// AuctionSearch
module AuctionSearch(
  input         clock,
  input         reset,
  output        io_rewardIn_0_ready,
  input         io_rewardIn_0_valid,
  input  [7:0]  io_rewardIn_0_reward,
  input  [10:0] io_rewardIn_0_idx,
  input         io_rewardIn_0_last,
  output [10:0] io_agentIdx_0,
  input  [7:0]  io_price_0,
  output        io_rewardIn_1_ready,
  input         io_rewardIn_1_valid,
  input  [7:0]  io_rewardIn_1_reward,
  input  [10:0] io_rewardIn_1_idx,
  output [10:0] io_agentIdx_1,
  input  [7:0]  io_price_1,
  output        io_rewardIn_2_ready,
  input         io_rewardIn_2_valid,
  input  [7:0]  io_rewardIn_2_reward,
  input  [10:0] io_rewardIn_2_idx,
  output [10:0] io_agentIdx_2,
  input  [7:0]  io_price_2,
  output        io_rewardIn_3_ready,
  input         io_rewardIn_3_valid,
  input  [7:0]  io_rewardIn_3_reward,
  input  [10:0] io_rewardIn_3_idx,
  output [10:0] io_agentIdx_3,
  input  [7:0]  io_price_3,
  output        io_rewardIn_4_ready,
  input         io_rewardIn_4_valid,
  input  [7:0]  io_rewardIn_4_reward,
  input  [10:0] io_rewardIn_4_idx,
  output [10:0] io_agentIdx_4,
  input  [7:0]  io_price_4,
  output        io_rewardIn_5_ready,
  input         io_rewardIn_5_valid,
  input  [7:0]  io_rewardIn_5_reward,
  input  [10:0] io_rewardIn_5_idx,
  output [10:0] io_agentIdx_5,
  input  [7:0]  io_price_5,
  output        io_rewardIn_6_ready,
  input         io_rewardIn_6_valid,
  input  [7:0]  io_rewardIn_6_reward,
  input  [10:0] io_rewardIn_6_idx,
  output [10:0] io_agentIdx_6,
  input  [7:0]  io_price_6,
  output        io_rewardIn_7_ready,
  input         io_rewardIn_7_valid,
  input  [7:0]  io_rewardIn_7_reward,
  input  [10:0] io_rewardIn_7_idx,
  output [10:0] io_agentIdx_7,
  input  [7:0]  io_price_7,
  input         io_resultOut_ready,
  output        io_resultOut_valid,
  output [10:0] io_resultOut_winner,
  output [7:0]  io_resultOut_bid
);
Size: roughly 7300 cells after synthesis, roughly 1000 flip-flops, roughly 340 I/O pins.
Settings: LEC_CHECK=0, ABC_AREA=1, CAP_MARGIN=0, CORE_MARGIN=2, CORE_UTILIZATION=71, CTS_CLUSTER_DIAMETER=362, CTS_CLUSTER_SIZE=35, HOLD_SLACK_MARGIN=0.29, PLACE_DENSITY_LB_ADDON=0.12, SETUP_SLACK_MARGIN=0.64, SLEW_MARGIN=20; clock period 2.16 ns.
run.sh (not shown) runs the stock make flow with config.mk's settings and CLKGATE_MAP_FILE=.
The starting point did not get past global routing.
Then changed:
Settings changed: ABC_AREA 1 to not set, CAP_MARGIN 0 to 20, CORE_UTILIZATION 71 to 40, CTS_CLUSTER_DIAMETER 362 to not set, CTS_CLUSTER_SIZE 35 to not set, HOLD_SLACK_MARGIN 0.29 to not set, PLACE_DENSITY set to 0.6, PLACE_DENSITY_LB_ADDON 0.12 to not set, SETUP_SLACK_MARGIN 0.64 to not set.
Clock period 2.16 ns to 3.67 ns, I/O delays scaled along.
With this change the flow produced a clean layout; die size rose by 66%; area after synthesis fell by 5.6%; synthesized cell count fell by 16%.
Then changed:
Settings changed: CORE_UTILIZATION 40 to 57, PLACE_DENSITY 0.6 to not set, SETUP_SLACK_MARGIN set to 0.31.
Clock period 3.67 ns to 2.11 ns, I/O delays scaled along.
After rerunning:
- This time the run finished but fails on setup timing
- combinational power increases to 2.5 times its value
- power increases by about 80%
- setup slack degrades by 1400 ps
Then changed:
Settings changed: CORE_UTILIZATION 57 to 9, PLACE_DENSITY set to 0.6, SETUP_SLACK_MARGIN 0.31 to not set.
Clock period 2.11 ns to 4.15 ns, I/O delays scaled along.
What happened: Now the flow went through all stages and came out clean; worst setup slack is better by 1500 ps; sequential share of layout area increases by 2.1 points; synthesized cell count does not change.
Then changed:
Settings changed: CORE_UTILIZATION 9 to 40, SETUP_SLACK_MARGIN set to 0.42.
Clock period 4.15 ns to 3.8 ns, I/O delays scaled along.
What happened: Wire length is lower by about a fifth; clock power rose by a few percent; total power climbs by roughly a tenth; via count is higher slightly; cell area came out lower by a few percent; global-route usage rises by 16 points.
Then changed:
Settings changed: ABC_AREA set to 1, CORE_UTILIZATION 40 to 72, CTS_CLUSTER_DIAMETER set to 249, SETUP_SLACK_MARGIN 0.42 to not set.
Clock period 3.8 ns to 2.72 ns, I/O delays scaled along.
Outcome: With this change the flow completed and failed the layout checks on setup timing. Routed wire length climbs by 18%. Cell count came out higher by 7.5%. Power is higher by 60%. Setup slack is worse by 420 ps. Cell area rose by 4.6%. Synthesized cell count climbs by 19%. Die size fell by 41%. Clock power rose by 39%. Via count rises by 29%. Hold slack loses 100 ps. Area after synthesis came out higher by 5.9%.

---

Starting RTL as in the previous note.
// AuctionSearch
module AuctionSearch(
  input         clock,
  input         reset,
  output        io_rewardIn_0_ready,
  input         io_rewardIn_0_valid,
  input  [7:0]  io_rewardIn_0_reward,
  input  [10:0] io_rewardIn_0_idx,
  input         io_rewardIn_0_last,
  output [10:0] io_agentIdx_0,
  input  [7:0]  io_price_0,
  output        io_rewardIn_1_ready,
  input         io_rewardIn_1_valid,
  input  [7:0]  io_rewardIn_1_reward,
  input  [10:0] io_rewardIn_1_idx,
  output [10:0] io_agentIdx_1,
  input  [7:0]  io_price_1,
  output        io_rewardIn_2_ready,
  input         io_rewardIn_2_valid,
  input  [7:0]  io_rewardIn_2_reward,
  input  [10:0] io_rewardIn_2_idx,
  output [10:0] io_agentIdx_2,
  input  [7:0]  io_price_2,
  output        io_rewardIn_3_ready,
  input         io_rewardIn_3_valid,
  input  [7:0]  io_rewardIn_3_reward,
  input  [10:0] io_rewardIn_3_idx,
  output [10:0] io_agentIdx_3,
  input  [7:0]  io_price_3,
  output        io_rewardIn_4_ready,
  input         io_rewardIn_4_valid,
  input  [7:0]  io_rewardIn_4_reward,
  input  [10:0] io_rewardIn_4_idx,
  output [10:0] io_agentIdx_4,
  input  [7:0]  io_price_4,
  output        io_rewardIn_5_ready,
  input         io_rewardIn_5_valid,
  input  [7:0]  io_rewardIn_5_reward,
  input  [10:0] io_rewardIn_5_idx,
  output [10:0] io_agentIdx_5,
  input  [7:0]  io_price_5,
  output        io_rewardIn_6_ready,
  input         io_rewardIn_6_valid,
  input  [7:0]  io_rewardIn_6_reward,
  input  [10:0] io_rewardIn_6_idx,
  output [10:0] io_agentIdx_6,
  input  [7:0]  io_price_6,
  output        io_rewardIn_7_ready,
  input         io_rewardIn_7_valid,
  input  [7:0]  io_rewardIn_7_reward,
  input  [10:0] io_rewardIn_7_idx,
  output [10:0] io_agentIdx_7,
  input  [7:0]  io_price_7,
  input         io_resultOut_ready,
  output        io_resultOut_valid,
  output [10:0] io_resultOut_winner,
  output [7:0]  io_resultOut_bid
);
clock: 2.11 ns
lec_check: 0
cap_margin: 20
core_margin: 2
core_utilization: 66
setup_slack_margin: 0.64
slew_margin: 20
The first run aborted during global routing (5_1_grt).
==> next run, changes <==
--- a/flow/config.mk
+++ b/flow/config.mk
@@ -11 +11 @@
-export SETUP_SLACK_MARGIN = 0.64
+export PLACE_DENSITY = 0.6
==> flow/constraint.sdc (replaced) <==
create_clock -name core_clock -period 3.25 [get_ports {clock}]
set_input_delay 0.6500 -clock core_clock [delete_from_list [all_inputs] [get_ports {clock}]]
set_output_delay 0.6500 -clock core_clock [all_outputs]
set_load 0.01 [all_outputs]
Result: The new run completed, yet does not pass: negative setup slack; die area does not change; synthesized cell count stays the same; area after synthesis is unchanged.
==> next run, changes <==
--- a/flow/config.mk
+++ b/flow/config.mk
@@ -7,0 +8 @@
+export ABC_AREA = 1
@@ -10,0 +12 @@
+export HOLD_SLACK_MARGIN = 0.3
==> flow/constraint.sdc (replaced) <==
create_clock -name core_clock -period 2.51 [get_ports {clock}]
set_input_delay 0.5020 -clock core_clock [delete_from_list [all_inputs] [get_ports {clock}]]
set_output_delay 0.5020 -clock core_clock [all_outputs]
set_load 0.01 [all_outputs]
The new run completed, yet does not pass: max-capacitance violations, max-slew violations, negative setup slack.
Clock skew stays flat.
Power rises by 59%.
Sequential share of layout area shrinks by 4.0 points.
Wire length is higher by 38%.
Setup slack is worse by 1.3 ns.
Global-route usage went up by 2.5 points.
==> next run, changes <==
--- a/flow/config.mk
+++ b/flow/config.mk
@@ -8 +7,0 @@
-export ABC_AREA = 1
@@ -11,2 +10 @@
-export CORE_UTILIZATION = 66
-export HOLD_SLACK_MARGIN = 0.3
+export CORE_UTILIZATION = 25
==> flow/constraint.sdc (replaced) <==
create_clock -name core_clock -period 3.8 [get_ports {clock}]
set_input_delay 0.7600 -clock core_clock [delete_from_list [all_inputs] [get_ports {clock}]]
set_output_delay 0.7600 -clock core_clock [all_outputs]
set_load 0.01 [all_outputs]
After rerunning: This time the run completed with no timing, DRC or antenna violations. Wire length falls by a quarter to a third. Design area falls by about a fifth. Non-clock buffer count falls by 504. Sequential share of layout area rises by 5.1 points.
==> next run, changes <==
--- a/flow/config.mk
+++ b/flow/config.mk
@@ -10,2 +10,2 @@
-export CORE_UTILIZATION = 25
-export PLACE_DENSITY = 0.6
+export CORE_UTILIZATION = 71
+export SETUP_SLACK_MARGIN = 0.64
==> flow/constraint.sdc (replaced) <==
create_clock -name core_clock -period 2.11 [get_ports {clock}]
set_input_delay 0.4220 -clock core_clock [delete_from_list [all_inputs] [get_ports {clock}]]
set_output_delay 0.4220 -clock core_clock [all_outputs]
set_load 0.01 [all_outputs]
=>
- Now the flow died in global routing (5_1_grt) with GRT-0116
- synthesized area is unchanged
- die size is lower by 64%
- synthesized cell count stays the same
==> next run, changes <==
--- a/flow/config.mk
+++ b/flow/config.mk
@@ -10,2 +10,2 @@
-export CORE_UTILIZATION = 71
-export SETUP_SLACK_MARGIN = 0.64
+export CORE_UTILIZATION = 40
+export PLACE_DENSITY = 0.6
==> flow/constraint.sdc (replaced) <==
create_clock -name core_clock -period 3.8 [get_ports {clock}]
set_input_delay 0.7600 -clock core_clock [delete_from_list [all_inputs] [get_ports {clock}]]
set_output_delay 0.7600 -clock core_clock [all_outputs]
set_load 0.01 [all_outputs]
Effect: With this change the flow passed the timing, DRC and antenna checks. Die size goes up by well over a third. Area after synthesis stays the same. Synthesized cell count does not change.
Power figures rest on the tool's default switching activity, not on a simulated workload.
